==> build 9: inputs <==
==> flow/design.v <==
module ALU #(
    parameter DATA_W = 32
)
(
    input                       i_clk,    
    input                       i_rst_n,  
    input                       i_valid,  
    input [DATA_W - 1 : 0]      i_A,      
    input [DATA_W - 1 : 0]      i_B,      
    input [         2 : 0]      i_inst,   
    output [2*DATA_W - 1 : 0]   o_data,   
    output                      o_done    
);
    parameter S_IDLE           = 2'd0;
    parameter S_ONE_CYCLE_OP   = 2'd1;
    parameter S_MULTI_CYCLE_OP = 2'd2;
    reg  [         1: 0] state, state_nxt;  
    reg  [  DATA_W-1: 0] operand_a, operand_a_nxt;
    reg  [  DATA_W-1: 0] operand_b, operand_b_nxt;
    reg  [         2: 0] inst, inst_nxt;
    wire [  DATA_W-1: 0] add_buf, sub_buf;
    reg  [  2*DATA_W: 0] shift_reg, shift_reg_nxt;
    reg                  done, done_nxt;
    reg  [         4: 0] counter;
    assign add_buf = operand_a + operand_b;
    assign sub_buf = operand_a - operand_b;
    assign o_data = shift_reg[ 2*DATA_W-1: 0];
    assign o_done = done;
    always @(*) begin
        if (i_valid) begin
            operand_a_nxt = i_A;
            operand_b_nxt = i_B;
            inst_nxt      = i_inst;
        end
        else begin
            operand_a_nxt = operand_a;
            operand_b_nxt = operand_b;
            inst_nxt      = inst;
        end
    end
    always @(*) begin
        case(state)
            S_IDLE           :  begin
                if (i_valid) state_nxt = (i_inst >= 6 ) ? S_MULTI_CYCLE_OP : S_ONE_CYCLE_OP;
                else state_nxt = state;
            end
            S_ONE_CYCLE_OP   :  state_nxt = S_IDLE;
            S_MULTI_CYCLE_OP :  state_nxt = (counter == 31) ? S_IDLE : state;           
            default : state_nxt = state;
        endcase
    end
    always @(posedge i_clk) begin 
        counter <= (state == S_MULTI_CYCLE_OP) ? counter + 5'd1 : 5'd0;
    end
    always @(*) begin
        shift_reg_nxt = shift_reg;
        case (state)
            S_IDLE          : begin
                shift_reg_nxt = 65'b0;
                done_nxt = 1'b0;
            end
            S_ONE_CYCLE_OP  : begin
                case (inst)
                    3'd0    : begin
                        if ((operand_a[DATA_W-1] == 1) && (operand_b[DATA_W-1] == 1) && (add_buf[DATA_W-1] == 0))
                            shift_reg_nxt[31:0] = {1'b1, 31'b0};
                        else if ((operand_a[DATA_W-1] == 0) && (operand_b[DATA_W-1] == 0) && (add_buf[DATA_W-1] == 1))
                            shift_reg_nxt[31:0] = {1'b0, {31{1'b1}}};
                        else
                            shift_reg_nxt[31:0] = add_buf;
                    end
                    3'd1    : begin
                        if ((operand_a[DATA_W-1] == 1) && (operand_b[DATA_W-1] == 0) && (sub_buf[DATA_W-1] == 0))
                            shift_reg_nxt[31:0] = {1'b1, 31'b0};
                        else if ((operand_a[DATA_W-1] == 0) && (operand_b[DATA_W-1] == 1) && (sub_buf[DATA_W-1] == 1))
                            shift_reg_nxt[31:0] = {1'b0, {31{1'b1}}};
                        else
                            shift_reg_nxt[31:0] = sub_buf;
                    end
                    3'd2    : shift_reg_nxt[31:0] = operand_a & operand_b;
                    3'd3    : shift_reg_nxt[31:0] = operand_a | operand_b;
                    3'd4    : shift_reg_nxt[31:0] = ($signed(operand_a) < $signed(operand_b)) ? 32'd1 : 32'd0;
                    3'd5    : shift_reg_nxt[31:0] = $signed(operand_a) >>> $signed(operand_b);
                    default : shift_reg_nxt[31:0] = shift_reg[31:0];
                endcase
                shift_reg_nxt[64:32] = 33'b0;
                done_nxt = 1'b1;
            end
            S_MULTI_CYCLE_OP: begin
                case (inst)
                    3'd6    : begin
                        if (counter == 0)
                            shift_reg_nxt[31:0] = operand_a;
                        else
                            shift_reg_nxt[31:0] = shift_reg[31:0];
                        if(shift_reg_nxt[0] == 1)
                            shift_reg_nxt[64:32] = shift_reg[63:32] + operand_b;
                        else
                            shift_reg_nxt[64:32] = shift_reg[63:32];
                        shift_reg_nxt = shift_reg_nxt >> 1;
                        if (counter == 31) 
                            done_nxt = 1'b1;
                        else 
                            done_nxt = 1'b0;
                    end
                    3'd7    :begin
                        if (counter == 0) begin
                            if ((operand_b == 1) && (operand_a[31] == 1)) begin
                                shift_reg_nxt[31:1] = operand_a[30:0];
                                shift_reg_nxt[32] = 0;
                                shift_reg_nxt[0] = 1;
                            end
                            else begin
                                shift_reg_nxt[32:1] = operand_a;
                                shift_reg_nxt[0] = 0;
                            end
                            shift_reg_nxt[63:33] = shift_reg[63:33];
                        end
                        else begin
                            if (shift_reg[63:32] >= operand_b) begin
                                shift_reg_nxt[63:32] = shift_reg[63:32] - operand_b;
                                shift_reg_nxt[0] = 1;
                            end
                            else begin
                                shift_reg_nxt[63:32] = shift_reg[63:32];
                                shift_reg_nxt[0] = 0;
                            end
                            shift_reg_nxt[31:1] = shift_reg[31:1];
                        end
                        if (counter == 31) 
                            done_nxt = 1'b1;
                        else begin
                            shift_reg_nxt = shift_reg_nxt << 1;
                            done_nxt = 1'b0;
                        end
                    end
                    default :begin
                        shift_reg_nxt = shift_reg;
                        done_nxt = done;
                    end
                endcase
            end
            default : begin
                shift_reg_nxt = shift_reg;
                done_nxt = 1'b0;
            end
        endcase
    end
    always @(posedge i_clk or negedge i_rst_n) begin
        if(!i_rst_n) begin 
            done <= 0;
        end
        else begin
            done <= done_nxt;
        end
    end
    always @(posedge i_clk or negedge i_rst_n) begin
        if (!i_rst_n) begin
            state       <= S_IDLE;
            operand_a   <= 0;
            operand_b   <= 0;
            inst        <= 0;
            shift_reg   <= 0;
        end
        else begin
            state       <= state_nxt;
            operand_a   <= operand_a_nxt;
            operand_b   <= operand_b_nxt;
            inst        <= inst_nxt;
            shift_reg   <= shift_reg_nxt;
        end
    end
endmodule
==> flow/run.sh <==
#!/bin/bash
# the make line also repeats each setting of config.mk as NAME=value (left out here)
make -C /OpenROAD-flow-scripts/flow DESIGN_CONFIG=/design/flow/config.mk WORK_HOME=/design/flow/orfs CLKGATE_MAP_FILE= finish
==> flow/config.mk <==
export PLATFORM = sky130hd
export DESIGN_NAME = ALU
export DESIGN_NICKNAME = ALU
export VERILOG_FILES = /design/flow/design.v
export SDC_FILE = /design/flow/constraint.sdc
export NUM_CORES = 4
export LEC_CHECK = 0
export ABC_AREA = 1
export CAP_MARGIN = 20
export CELL_PAD_IN_SITES_DETAIL_PLACEMENT = 2
export CELL_PAD_IN_SITES_GLOBAL_PLACEMENT = 2
export CORE_MARGIN = 2
export CORE_UTILIZATION = 37
export CTS_CLUSTER_DIAMETER = 107
export CTS_CLUSTER_SIZE = 12
export GPL_TIMING_DRIVEN = 0
export MAX_ROUTING_LAYER = met5
export SLEW_MARGIN = 15
export TNS_END_PERCENT = 60
==> flow/constraint.sdc <==
create_clock -name core_clock -period 5.54 [get_ports {i_clk}]
set_input_delay 1.1080 -clock core_clock [delete_from_list [all_inputs] [get_ports {i_clk}]]
set_output_delay 1.1080 -clock core_clock [all_outputs]
set_load 0.01 [all_outputs]
==> inputs of build 81, as changes to build 9 <==
Settings changed: ABC_AREA 1 to unset, CELL_PAD_IN_SITES_DETAIL_PLACEMENT 2 to unset, CELL_PAD_IN_SITES_GLOBAL_PLACEMENT 2 to unset, CORE_ASPECT_RATIO set to 0.87, CORE_UTILIZATION 37 to 72, CTS_CLUSTER_DIAMETER 107 to 366, CTS_CLUSTER_SIZE 12 to 28, GPL_TIMING_DRIVEN 0 to unset, MAX_ROUTING_LAYER met5 to unset, PLACE_DENSITY_LB_ADDON set to 0.0, SETUP_SLACK_MARGIN set to 0.47, SLEW_MARGIN 15 to 20, TNS_END_PERCENT 60 to unset.
==> flow/constraint.sdc (replaced) <==
create_clock -name core_clock -period 1.64 [get_ports {i_clk}]
set_input_delay 0.3280 -clock core_clock [delete_from_list [all_inputs] [get_ports {i_clk}]]
set_output_delay 0.3280 -clock core_clock [all_outputs]
set_load 0.01 [all_outputs]
==> comparison <==
Build 81 died in detailed placement. Build 9 completed without violations.
In build 81 the die area is lower than in build 9, by 51%.
Against build 9, the area after synthesis of build 81 is smaller by about 6%.
Between build 81 and build 9, the lower synthesized cell count is in build 81 (gap about 23%, measured against build 9).
